red:
// cpu
module cpu 
	(output wire [7:0] address,
	 output wire [7:0] to_memory,
	 output wire write,
	 input wire [7:0] from_memory, 
     input wire clk, reset);
        wire IR_Load;
    wire MAR_Load;
    wire PC_Load;
    wire PC_Inc;
    wire A_Load;
    wire B_Load;
    wire CCR_Load;
    wire[2:0] ALU_Sel;
    wire[1:0] Bus1_Sel, Bus2_Sel;
    wire[7:0] IR;
    wire[3:0] CCR_Result;
	control_unit ctrl_un0 (
        .IR_Load(IR_Load),
        .MAR_Load(MAR_Load),
        .PC_Load(PC_Load),
        .PC_Inc(PC_Inc),
        .A_Load(A_Load),
        .B_Load(B_Load),
        .CCR_Load(CCR_Load),
        .ALU_Sel(ALU_Sel),
        .Bus1_Sel(Bus1_Sel),
        .Bus2_Sel(Bus2_Sel),
        .write(write),
        .IR(IR),
        .CCR_Result(CCR_Result),
        .Clk(clk),
        .Reset(reset)
	);
	data_path dt_pht0 (
		.address(address),
        .to_memory(to_memory),
        .IR_out(IR),
        .CCR_Result(CCR_Result),
        .from_memory(from_memory),
        .ALU_Sel(ALU_Sel),
        .Bus1_Sel(Bus1_Sel),
        .Bus2_Sel(Bus2_Sel),
        .IR_Load(IR_Load),
        .MAR_Load(MAR_Load),
        .PC_Load(PC_Load),
        .PC_Inc(PC_Inc),
        .A_Load(A_Load),
        .B_Load(B_Load),
        .CCR_Load(CCR_Load),
        .Clk(clk),
        .Reset(reset)
	);
endmodule
For scale: ~940 cells after synthesis, roughly 51 flip-flops, ~27 I/O pins, about 5900 um^2 of cells after synthesis.
export LEC_CHECK = 0
export ABC_AREA = 1
export CAP_MARGIN = 20
export CORE_ASPECT_RATIO = 1.3
export CORE_MARGIN = 2
export CORE_UTILIZATION = 72
export CTS_CLUSTER_DIAMETER = 320
export CTS_CLUSTER_SIZE = 98
export PLACE_DENSITY = 0.86
export SETUP_SLACK_MARGIN = 0.17
export SLEW_MARGIN = 20
export TNS_END_PERCENT = 10
create_clock -name core_clock -period 3.07 [get_ports {clk}]
run.sh (not shown) runs the stock make flow with config.mk's settings and CLKGATE_MAP_FILE=.
> inputs changed (red -> blue)
Settings: a change of SETUP_SLACK_MARGIN from 0.17 to 0.91.
## What came out
- Sink count of the clock tree came out exactly the same in red and blue.
- blue -> red: die size delta 0, exact match
- When blue is set beside red, its number of resized instances in the post-cts repair step turns out to be 57 larger.
- Re floorplan core area: no difference whatsoever between blue and red.
- Comparing the two runs side by side, blue comes out ahead of red on placement-stage worst setup slack.
- red: PASS, flow complete, no timing, DRC or antenna violations
- blue terminated abnormally: 5_1_grt reported GRT-0232.
Inputs modified between blue and green:
Settings: clearing PLACE_DENSITY, which used to be 0.86; clearing TNS_END_PERCENT, which used to be 10; clearing CTS_CLUSTER_SIZE, which used to be 98; swapping 320 for 93 in CTS_CLUSTER_DIAMETER; clearing SETUP_SLACK_MARGIN, which used to be 0.91; clearing ABC_AREA, which used to be 1; clearing CORE_ASPECT_RATIO, which used to be 1.3; swapping 3.07 for 3.58 in the clock period (ns, I/O delays scaled along).
### Flow results
Completing all stages was not enough for green: its layout failed the final checks because of setup timing.
Looking at simple-gate portion of the synthesized area, green sits 17 points below blue.
Relative to blue, the cell count in the Yosys report measured on green has decreased by more than 10%.
[green] mux contribution to synthesized area rose 5.9 points relative to blue
Die size for green: 4.2% up relative to blue
Yosys-reported design area after synthesis grows by a few percent when moving from blue to green.
When green is set beside blue, its number of resized instances in the post-cts repair step turns out to be 88 smaller.
Input-level comparison between orange and green:
Settings: CTS_CLUSTER_DIAMETER no longer set, was 93; PLACE_DENSITY now 0.65, previously not set; the clock period (ns, I/O delays scaled along) now 3.38, was 3.58.
Findings:
orange ran in full, but the layout does not pass; the checks complain about setup timing.
green → orange: area taken by multi-input logic gates grew by about 0.4%; total instance count after detailed placement grew by 4.
Between green and orange, number of design-rule violations left by the first detailed-router iteration decreased.


run A:
cpu again, from the RTL that the note above started with.
clock: 3.21 ns
lec_check: 0
cap_margin: 20
core_margin: 2
core_utilization: 70
cts_cluster_size: 42
slew_margin: 20
tns_end_percent: 5
STATUS run=run A STAGES=ALL_DONE FINAL_CHECKS=FAILED CAUSE=setup timing
### run A -> run B
diff --git a/flow/config.mk b/flow/config.mk
--- a/flow/config.mk
+++ b/flow/config.mk
@@ -8,6 +8,6 @@
 export CAP_MARGIN = 20
 export CORE_MARGIN = 2
-export CORE_UTILIZATION = 70
+export CORE_UTILIZATION = 66
 export CTS_CLUSTER_SIZE = 42
+export SETUP_SLACK_MARGIN = 0.76
 export SLEW_MARGIN = 20
-export TNS_END_PERCENT = 5
==> flow/constraint.sdc <==
create_clock -name core_clock -period 2.84 [get_ports {clk}]
set_input_delay 0.5680 -clock core_clock [delete_from_list [all_inputs] [get_ports {clk}]]
set_output_delay 0.5680 -clock core_clock [all_outputs]
set_load 0.01 [all_outputs]
--- outcome ---
- Status: run B FAILED at 5_1_grt (tool error)
- Run B vs run A — worst slack after detailed placement dropped 0.16 ns.
- The number of gates resized after cts reported for run B is greater than that of run A by 165.
- Compared with run A, run B degrades die area.
- Going from run A to run B, number of post-CTS setup repair buffers went up, maximum clock path buffer count did not really move, floorplan core area went up.
Input changes introduced in run C (baseline for comparison: run B):
diff --git a/flow/config.mk b/flow/config.mk
--- a/flow/config.mk
+++ b/flow/config.mk
@@ -8,6 +8,4 @@
 export CAP_MARGIN = 20
 export CORE_MARGIN = 2
-export CORE_UTILIZATION = 66
-export CTS_CLUSTER_SIZE = 42
-export SETUP_SLACK_MARGIN = 0.76
+export CORE_UTILIZATION = 40
 export SLEW_MARGIN = 20
==> flow/constraint.sdc <==
create_clock -name core_clock -period 8.0 [get_ports {clk}]
set_input_delay 1.6000 -clock core_clock [delete_from_list [all_inputs] [get_ports {clk}]]
set_output_delay 1.6000 -clock core_clock [all_outputs]
set_load 0.01 [all_outputs]
Results
Run C was carried through to the last stage, and its layout satisfied the timing, DRC and antenna checks. Diff run C..run B | I/O pin count | unchanged. Going from run B to run C, area of the core went up by about 65%, final RePlAce weighted congestion shrank by 0.17.
The following lists how run D was set up differently from run C:
diff --git a/flow/config.mk b/flow/config.mk
--- a/flow/config.mk
+++ b/flow/config.mk
@@ -7,5 +7,11 @@
 export LEC_CHECK = 0
 export CAP_MARGIN = 20
+export CORE_ASPECT_RATIO = 0.5
 export CORE_MARGIN = 2
-export CORE_UTILIZATION = 40
-export SLEW_MARGIN = 20
+export CORE_UTILIZATION = 67
+export CTS_CLUSTER_DIAMETER = 339
+export CTS_CLUSTER_SIZE = 10
+export PLACE_DENSITY = 0.39
+export SETUP_SLACK_MARGIN = 1.81
+export SLEW_MARGIN = 15
+export TNS_END_PERCENT = 5
==> results <==
Across run D and run C, the outcome is the same: a clean finish for every run. On run D: post-layout worst setup margin is 0.0096 ns lower than what run C gave. Run C → run D: portion of the clock cycle consumed by the worst path in the final layout held. Met3 wire length, run D vs run C: up by more than a quarter. Number of tapcells (run D vs. run C) decreases by more than a quarter. On wire length reported by the detailed router, run C loses to run D. Run D vs run C — iteration-0 DRC count of the detailed router rose 21%. Re synthesized cell count: no difference whatsoever between run C and run D. Compared with run C, in run D sequential share of cell area shows no meaningful change, count of unresolved DRC violations after routing did not really move.


Starting RTL as in the previous note.
clock: 3.07 ns
lec_check: 0
abc_area: 1
cap_margin: 20
core_aspect_ratio: 1.3
core_margin: 2
core_utilization: 72
cts_cluster_diameter: 320
cts_cluster_size: 98
place_density: 0.35
setup_slack_margin: 0.9
slew_margin: 20
tns_end_percent: 5
The first run did not get past global routing on GRT-0232.
Next try:
Settings changed: ABC_AREA 1 to default, CORE_ASPECT_RATIO 1.3 to default, CORE_UTILIZATION 72 to 40, CTS_CLUSTER_DIAMETER 320 to default, CTS_CLUSTER_SIZE 98 to default, PLACE_DENSITY 0.35 to default, SETUP_SLACK_MARGIN 0.9 to default, TNS_END_PERCENT 5 to default.
Clock period 3.07 ns to 5.51 ns, I/O delays scaled along.
Effect:
- The new run completed with no timing, DRC or antenna violations
- die size goes up by well over a third
- area after synthesis increases by a few percent
- synthesized cell count went down by roughly a tenth
Next try:
Settings changed: ABC_AREA from default to 1, CORE_UTILIZATION 40 to 68.
Clock period 5.51 ns to 5.17 ns, I/O delays scaled along.
The new run completed without violations.
Via count fell by 1.3%.
Die size fell by 42%.
Routed wire length fell by 21%.
Global-route usage rose by 11 points.
Clock skew rose by 0.0082 ns.
Next try:
Settings changed: ABC_AREA 1 to default, CTS_CLUSTER_DIAMETER from default to 364, CTS_CLUSTER_SIZE from default to 42.
Clock period 5.17 ns to 2.79 ns, I/O delays scaled along.
After rerunning:
- This time the run ended with an error in global routing
- area after synthesis is higher by about 4.4%
- die area went up by 4.2%
- synthesized cell count shrinks by 13%


## build 94
Starting RTL as in the previous note.
==> flow/config.mk <==
export PLATFORM = sky130hd
export DESIGN_NAME = cpu
export DESIGN_NICKNAME = cpu
export VERILOG_FILES = /design/flow/design.v
export SDC_FILE = /design/flow/constraint.sdc
export NUM_CORES = 4
export LEC_CHECK = 0
export ABC_AREA = 1
export CAP_MARGIN = 0
export CELL_PAD_IN_SITES_DETAIL_PLACEMENT = 0
export CORE_ASPECT_RATIO = 0.93
export CORE_MARGIN = 2
export CORE_UTILIZATION = 72
export CTS_CLUSTER_DIAMETER = 199
export CTS_CLUSTER_SIZE = 15
export GPL_ROUTABILITY_DRIVEN = 0
export HOLD_SLACK_MARGIN = 0.29
export MIN_ROUTING_LAYER = met1
export PLACE_DENSITY_LB_ADDON = 0.05
export SETUP_SLACK_MARGIN = 0.29
export SLEW_MARGIN = 20
==> flow/constraint.sdc <==
create_clock -name core_clock -period 3.09 [get_ports {clk}]
set_input_delay 0.6180 -clock core_clock [delete_from_list [all_inputs] [get_ports {clk}]]
set_output_delay 0.6180 -clock core_clock [all_outputs]
set_load 0.01 [all_outputs]
Build 94 | stages: all done | timing, DRC, antenna: all pass
For build 24, these inputs were changed with respect to build 94:
- CORE_ASPECT_RATIO changed from 0.93 to 1.14
- HOLD_SLACK_MARGIN removed (was 0.29)
- CAP_MARGIN changed from 0 to 20
- PLACE_DENSITY_LB_ADDON changed from 0.05 to 0.28
- GPL_ROUTABILITY_DRIVEN removed (was 0)
- ABC_AREA removed (was 1)
- CTS_CLUSTER_SIZE removed (was 15)
- SETUP_SLACK_MARGIN changed from 0.29 to 0.7
- CTS_CLUSTER_DIAMETER changed from 199 to 339
- the clock period (ns, I/O delays scaled along) changed from 3.09 to 4.73
[summary]
Compared with build 94, in build 24 clock skew held steady; number of gates resized after CTS down 42; met1 track utilization from global routing now smaller; final area dropped 4.9%; share of the core filled with cells lost 10 points. Per the comparison of build 24 with build 94, clock tree buffer count of the final layout saw an increase.
The inputs of build 53 differ from those of build 24 as listed below.
- SETUP_SLACK_MARGIN no longer set, was 0.7
- TNS_END_PERCENT now 15, previously not set
- PLACE_DENSITY_LB_ADDON no longer set, was 0.28
- CTS_CLUSTER_SIZE now 93, previously not set
- CORE_ASPECT_RATIO now 0.5, was 1.14
- CORE_UTILIZATION now 45, was 72
- the clock period (ns, I/O delays scaled along) now 8.14, was 4.73
==> results <==
Every stage of the flow completed for build 53, and the final layout passed the timing, DRC and antenna checks.
[compare] base=build 24 new=build 53: endpoint arrival time on the critical path climbed 830 ps, final instance area went up 0.32%, hold buffer count at cts saw little to no change, length of routed wiring on met1 went up 40%, number of rows created at floorplan shrank by 6.
Build 24 → build 53: global-route usage went down, layout overhead on the synthesized area picked up an extra 0.34 points.
A startpoint of the worst setup timing path of ctrl_un0.current_state[1] is what build 53 shows, while ctrl_un0.current_state[4] belongs to build 24.
Wire length for build 53: about 4.4% up relative to build 24
Build 53 ended with less count of non-CTS buffers in the layout than build 24.
Relative to build 53, the following input files were edited for build 13:
- swapping 93 for 64 in CTS_CLUSTER_SIZE
- putting GPL_TIMING_DRIVEN at 0 where nothing was set
- putting GPL_ROUTABILITY_DRIVEN at 0 where nothing was set
- clearing TNS_END_PERCENT, which used to be 15
- putting PLACE_DENSITY at 0.54 where nothing was set
- swapping 0.5 for 1.14 in CORE_ASPECT_RATIO
- swapping 0 for 2 in CELL_PAD_IN_SITES_DETAIL_PLACEMENT
- putting CELL_PAD_IN_SITES_GLOBAL_PLACEMENT at 2 where nothing was set
Met3 layer wire length in the routed design delta for build 13 relative to build 53: 880 µm higher
What build 96 does differently from build 13 at the input level:
- swapping met1 for met2 in MIN_ROUTING_LAYER
- swapping 1.14 for 1.8 in CORE_ASPECT_RATIO
- putting SETUP_SLACK_MARGIN at 2.42 where nothing was set
- swapping 0.54 for 0.76 in PLACE_DENSITY
- swapping 2 for 0 in CELL_PAD_IN_SITES_GLOBAL_PLACEMENT
Results
Build 13 and build 96 ended up with roughly the same die size.
Summary of build 96 and build 13: one run falls short of a clean finish, namely build 96.
Tool error GRT-0116 stopped build 96 during 5_1_grt; no final results.
Compared with build 13, build 96 shows count of placed standard cells including taps that has gone up slightly.
Build 96 vs build 13 — core region area climbed slightly
Height of the die for build 96: about 25% up relative to build 13
Here is what was changed in the inputs of build 70 compared with build 96.
- CORE_ASPECT_RATIO changed from 1.8 to 0.5
- CELL_PAD_IN_SITES_DETAIL_PLACEMENT changed from 2 to 0
- GPL_TIMING_DRIVEN removed (was 0)
- PLACE_DENSITY changed from 0.76 to 0.41
- SETUP_SLACK_MARGIN changed from 2.42 to 1.9
- TNS_END_PERCENT newly set to 15
- CELL_PAD_IN_SITES_GLOBAL_PLACEMENT removed (was 0)
- CTS_CLUSTER_SIZE changed from 64 to 93
- GPL_ROUTABILITY_DRIVEN removed (was 0)
- CORE_UTILIZATION changed from 45 to 67
- MIN_ROUTING_LAYER changed from met2 to met1
Findings:
- Across build 70 and build 96, a clean result was obtained everywhere but in build 96.
- Changes observed in build 70 relative to build 96: number of placed instances, taps included now smaller; number of port buffers comparable; half-perimeter wire length after placement now smaller.
- Cmp build 70 and build 96 / starting density of the core / higher: build 70
- As far as maximum clock path buffer count goes, build 70 and build 96 are indistinguishable; the numbers are identical.
- Async set-reset flop share out of synthesis came out exactly the same in build 70 and build 96.
- Build 96 → build 70: area of the core went down by 35%, complex-gate fraction of the synthesized area saw little to no change.
- Row count in build 70 vs build 96: down 58%
- Height of the die delta for build 70 relative to build 96: 55% lower
